==> inputs of branch yarrow <==
Design Cordic, start of the top module:
module Cordic(clk,rst,phase_step,xin,yin,xout,yout);
parameter IN_WIDTH	= 16; 
parameter EXTRA_BITS	= 6; 
localparam WI			= IN_WIDTH;
localparam WXY			= IN_WIDTH+EXTRA_BITS; 
localparam STG			= WXY; 
input clk;
input rst; 
input signed  [31:0]    phase_step; 
input signed  [WI-1:0]  xin,yin;
output signed [WXY-1:0] xout,yout;
wire signed [31:0] atan_table [0:31];
                 assign atan_table[00] = 32'b0010_0000_0000_0000_0000_0000_0000_0000;
						assign atan_table[01] = 32'b0001_0010_1110_0100_0000_0101_0001_1110;
						assign atan_table[02] = 32'b0000_1001_1111_1011_0011_1000_0101_1011;
						assign atan_table[03] = 32'b0000_0101_0001_0001_0001_0001_1101_0100;
						assign atan_table[04] = 32'b0000_0010_1000_1011_0000_1101_0100_0011;
						assign atan_table[05] = 32'b0000_0001_0100_0101_1101_0111_1110_0001;
						assign atan_table[06] = 32'b0000_0000_1010_0010_1111_0110_0001_1110;
						assign atan_table[07] = 32'b0000_0000_0101_0001_0111_1100_0101_0101;
						assign atan_table[08] = 32'b0000_0000_0010_1000_1011_1110_0101_0011;
						assign atan_table[09] = 32'b0000_0000_0001_0100_0101_1111_0010_1111;
						assign atan_table[10] = 32'b0000_0000_0000_1010_0010_1111_1001_1000;
						assign atan_table[11] = 32'b0000_0000_0000_0101_0001_0111_1100_1100;
						assign atan_table[12] = 32'b0000_0000_0000_0010_1000_1011_1110_0110;
						assign atan_table[13] = 32'b0000_0000_0000_0001_0100_0101_1111_0011;
						assign atan_table[14] = 32'b0000_0000_0000_0000_1010_0010_1111_1010;
						assign atan_table[15] = 32'b0000_0000_0000_0000_0101_0001_0111_1101;
						assign atan_table[16] = 32'b0000_0000_0000_0000_0010_1000_1011_1110;
						assign atan_table[17] = 32'b0000_0000_0000_0000_0001_0100_0101_1111;
						assign atan_table[18] = 32'b0000_0000_0000_0000_0000_1010_0011_0000;
						assign atan_table[19] = 32'b0000_0000_0000_0000_0000_0101_0001_1000;
						assign atan_table[20] = 32'b0000_0000_0000_0000_0000_0010_1000_1100;
						assign atan_table[21] = 32'b0000_0000_0000_0000_0000_0001_0100_0110;
						assign atan_table[22] = 32'b0000_0000_0000_0000_0000_0000_1010_0011;
						assign atan_table[23] = 32'b0000_0000_0000_0000_0000_0000_0101_0001;
						assign atan_table[24] = 32'b0000_0000_0000_0000_0000_0000_0010_1001;
  ...
Settings: LEC_CHECK=0, CAP_MARGIN=20, CELL_PAD_IN_SITES_GLOBAL_PLACEMENT=1, CORE_ASPECT_RATIO=0.95, CORE_MARGIN=8, CORE_UTILIZATION=24, GPL_TIMING_DRIVEN=0, MIN_ROUTING_LAYER=met1, SETUP_SLACK_MARGIN=0.65, SLEW_MARGIN=40, TNS_END_PERCENT=35; clock period 4.6 ns.
run.sh (not shown) runs the stock make flow with config.mk's settings and CLKGATE_MAP_FILE=.
==> branch tundra (differences from branch yarrow) <==
- ABC_AREA: unset -> 0
- CELL_PAD_IN_SITES_GLOBAL_PLACEMENT: 1 -> 3
- CTS_CLUSTER_SIZE: unset -> 79
- MAX_ROUTING_LAYER: unset -> met5
==> branch juniper (differences from branch yarrow) <==
- CELL_PAD_IN_SITES_GLOBAL_PLACEMENT: 1 -> unset
- CORE_ASPECT_RATIO: 0.95 -> unset
- CORE_MARGIN: 8 -> 3
- CORE_UTILIZATION: 24 -> 40
- MIN_ROUTING_LAYER: met1 -> unset
- SETUP_SLACK_MARGIN: 0.65 -> unset
- SLEW_MARGIN: 40 -> 20
- TNS_END_PERCENT: 35 -> unset
==> flow/constraint.sdc (replaced) <==
create_clock -name core_clock -period 5.0 [get_ports {clk}]
set_input_delay 1.0000 -clock core_clock [delete_from_list [all_inputs] [get_ports {clk}]]
set_output_delay 1.0000 -clock core_clock [all_outputs]
set_load 0.01 [all_outputs]
==> results <==
Branch yarrow ran to the end with no violations. Branch juniper ran to the end with no violations. Branch tundra finished clean.
Non-clock buffer count: branch tundra is higher than branch juniper (102).
In synthesized cell count, branch tundra and branch juniper do not differ.
The lowest core utilization belongs to branch yarrow, the highest to branch juniper.
The lowest clock-buffer cell count belongs to branch juniper, the highest to branch tundra.
Wire length: branch tundra is larger than branch yarrow (22%).

========
==> inputs of v38 <==
==> flow/design.v <==
`timescale 1ns / 100ps
module Cordic(clk,rst,phase_step,xin,yin,xout,yout);
parameter IN_WIDTH	= 16; 
parameter EXTRA_BITS	= 6; 
localparam WI			= IN_WIDTH;
localparam WXY			= IN_WIDTH+EXTRA_BITS; 
localparam STG			= WXY; 
input clk;
input rst; 
input signed  [31:0]    phase_step; 
input signed  [WI-1:0]  xin,yin;
output signed [WXY-1:0] xout,yout;
wire signed [31:0] atan_table [0:31];
                 assign atan_table[00] = 32'b0010_0000_0000_0000_0000_0000_0000_0000;
						assign atan_table[01] = 32'b0001_0010_1110_0100_0000_0101_0001_1110;
						assign atan_table[02] = 32'b0000_1001_1111_1011_0011_1000_0101_1011;
						assign atan_table[03] = 32'b0000_0101_0001_0001_0001_0001_1101_0100;
						assign atan_table[04] = 32'b0000_0010_1000_1011_0000_1101_0100_0011;
						assign atan_table[05] = 32'b0000_0001_0100_0101_1101_0111_1110_0001;
						assign atan_table[06] = 32'b0000_0000_1010_0010_1111_0110_0001_1110;
						assign atan_table[07] = 32'b0000_0000_0101_0001_0111_1100_0101_0101;
						assign atan_table[08] = 32'b0000_0000_0010_1000_1011_1110_0101_0011;
						assign atan_table[09] = 32'b0000_0000_0001_0100_0101_1111_0010_1111;
						assign atan_table[10] = 32'b0000_0000_0000_1010_0010_1111_1001_1000;
						assign atan_table[11] = 32'b0000_0000_0000_0101_0001_0111_1100_1100;
						assign atan_table[12] = 32'b0000_0000_0000_0010_1000_1011_1110_0110;
						assign atan_table[13] = 32'b0000_0000_0000_0001_0100_0101_1111_0011;
						assign atan_table[14] = 32'b0000_0000_0000_0000_1010_0010_1111_1010;
						assign atan_table[15] = 32'b0000_0000_0000_0000_0101_0001_0111_1101;
						assign atan_table[16] = 32'b0000_0000_0000_0000_0010_1000_1011_1110;
						assign atan_table[17] = 32'b0000_0000_0000_0000_0001_0100_0101_1111;
						assign atan_table[18] = 32'b0000_0000_0000_0000_0000_1010_0011_0000;
						assign atan_table[19] = 32'b0000_0000_0000_0000_0000_0101_0001_1000;
						assign atan_table[20] = 32'b0000_0000_0000_0000_0000_0010_1000_1100;
						assign atan_table[21] = 32'b0000_0000_0000_0000_0000_0001_0100_0110;
						assign atan_table[22] = 32'b0000_0000_0000_0000_0000_0000_1010_0011;
						assign atan_table[23] = 32'b0000_0000_0000_0000_0000_0000_0101_0001;
						assign atan_table[24] = 32'b0000_0000_0000_0000_0000_0000_0010_1001;
						assign atan_table[25] = 32'b0000_0000_0000_0000_0000_0000_0001_0100;
						assign atan_table[26] = 32'b0000_0000_0000_0000_0000_0000_0000_1010;
						assign atan_table[27] = 32'b0000_0000_0000_0000_0000_0000_0000_0101;
						assign atan_table[28] = 32'b0000_0000_0000_0000_0000_0000_0000_0011;
						assign atan_table[29] = 32'b0000_0000_0000_0000_0000_0000_0000_0010;
						assign atan_table[30] = 32'b0000_0000_0000_0000_0000_0000_0000_0001;
						assign atan_table[31] = 32'b0000_0000_0000_0000_0000_0000_0000_0000;
reg signed [WXY-1:0] X [0:STG-1];
reg signed [WXY-1:0] Y [0:STG-1];
reg signed [31:0]    Z [0:STG-1]; 
reg [31:0] phase_acc;
wire [1:0]  quadrant = phase_acc [31:30]; 
wire signed [WI-1:0] nxin,nyin;
assign nxin = -xin;
assign nyin = -yin;
always @(posedge clk)
	begin
		case(quadrant)
			2'b00,2'b11: 
				begin  
					X[0] <= {xin[WI-1],xin}<<{EXTRA_BITS-1};
					Y[0] <= {yin[WI-1],yin}<<{EXTRA_BITS-1};
					Z[0] <= phase_acc ;
				end
			2'b01:
				begin
					X[0] <= {nyin[WI-1],nyin}<<{EXTRA_BITS-1};
					Y[0] <= {xin[WI-1],xin}<<{EXTRA_BITS-1};
					Z[0] <= {2'b00,phase_acc[29:0]}; 
				end
			2'b10:
				begin
					X[0] <= {yin[WI-1],yin}<<{EXTRA_BITS-1};
					Y[0] <= {nxin[WI-1],nxin}<<{EXTRA_BITS-1};
					Z[0] <= {2'b11,phase_acc[29:0]};
				end
			default:;
		endcase
		if(rst) phase_acc<=32'd0; else phase_acc<=phase_acc+phase_step;
	end
genvar i;
generate
	for(i=0;i<(STG-1);i=i+1)
	begin:ITERATION
	wire z_sign;
	wire signed [WXY-1:0] x_shr,y_shr;
	assign x_shr=X[i]>>>i;
	assign y_shr=Y[i]>>>i;
	assign z_sign=Z[i][31];
	always @ (posedge clk)
			begin
				X[i+1] <= z_sign?(X[i]+y_shr):(X[i]-y_shr);
				Y[i+1] <= z_sign?(Y[i]-x_shr):(Y[i]+x_shr);
				Z[i+1] <= z_sign?(Z[i]+atan_table[i]):(Z[i]-atan_table[i]);
				end
	end
endgenerate
assign xout	=	X[STG-1];
assign yout	=	Y[STG-1];
endmodule
==> flow/run.sh <==
#!/bin/bash
# the make line also repeats each setting of config.mk as NAME=value (left out here)
make -C /OpenROAD-flow-scripts/flow DESIGN_CONFIG=/design/flow/config.mk WORK_HOME=/design/flow/orfs CLKGATE_MAP_FILE= finish
==> flow/config.mk <==
export PLATFORM = sky130hd
export DESIGN_NAME = Cordic
export DESIGN_NICKNAME = Cordic
export VERILOG_FILES = /design/flow/design.v
export SDC_FILE = /design/flow/constraint.sdc
export NUM_CORES = 4
export LEC_CHECK = 0
export ABC_AREA = 1
export CAP_MARGIN = 20
export CORE_MARGIN = 2
export CORE_UTILIZATION = 69
export CTS_CLUSTER_DIAMETER = 311
export CTS_CLUSTER_SIZE = 99
export PLACE_DENSITY = 0.39
export SETUP_SLACK_MARGIN = -0.05
export SLEW_MARGIN = 20
export TNS_END_PERCENT = 5
==> flow/constraint.sdc <==
create_clock -name core_clock -period 1.59 [get_ports {clk}]
set_input_delay 0.3180 -clock core_clock [delete_from_list [all_inputs] [get_ports {clk}]]
set_output_delay 0.3180 -clock core_clock [all_outputs]
set_load 0.01 [all_outputs]
==> v5: changes against v38 <==
ABC_AREA = default   (was 1)
CORE_UTILIZATION = 71   (was 69)
CTS_CLUSTER_DIAMETER = 188   (was 311)
CTS_CLUSTER_SIZE = default   (was 99)
PLACE_DENSITY = default   (was 0.39)
PLACE_DENSITY_LB_ADDON = 0.27   (was default)
SETUP_SLACK_MARGIN = default   (was -0.05)
TNS_END_PERCENT = default   (was 5)
==> flow/constraint.sdc (replaced) <==
create_clock -name core_clock -period 4.1 [get_ports {clk}]
set_input_delay 0.8200 -clock core_clock [delete_from_list [all_inputs] [get_ports {clk}]]
set_output_delay 0.8200 -clock core_clock [all_outputs]
set_load 0.01 [all_outputs]
==> results <==
item                                                                       v5                       v38
Adder share                                                             0.192                     0.156
Area reported by Yosys stat                                         0.110 mm2                 0.135 mm2
Gp weighted congestion                                                  0.970                      1.06
Floorplan core density                                                  0.715                     0.694
Distinct cell type count of the synthesized netlist                        96                        62
Outcome                                               complete, no violations    stopped before the end
Failing step                                                                -  global routing (5_1_grt)
Number of post-CTS setup repair buffers                                     0                       121
Count of mapped cells out of synthesis                                  12578                     20970
Number of buffers created by CTS                                          172                        20
Synth top cell by count                              sky130_fd_sc_hd__dfxtp_1  sky130_fd_sc_hd__nand2_1
Nets at Floorplan                                                       14299                     22691
Placed cell area                                                    0.115 mm2                 0.175 mm2
XOR/XNOR share of the synthesized area                                  0.131                    0.0740
Die Area                                                            0.158 mm2                 0.200 mm2
DP Cell Count                                                           14741                     28186
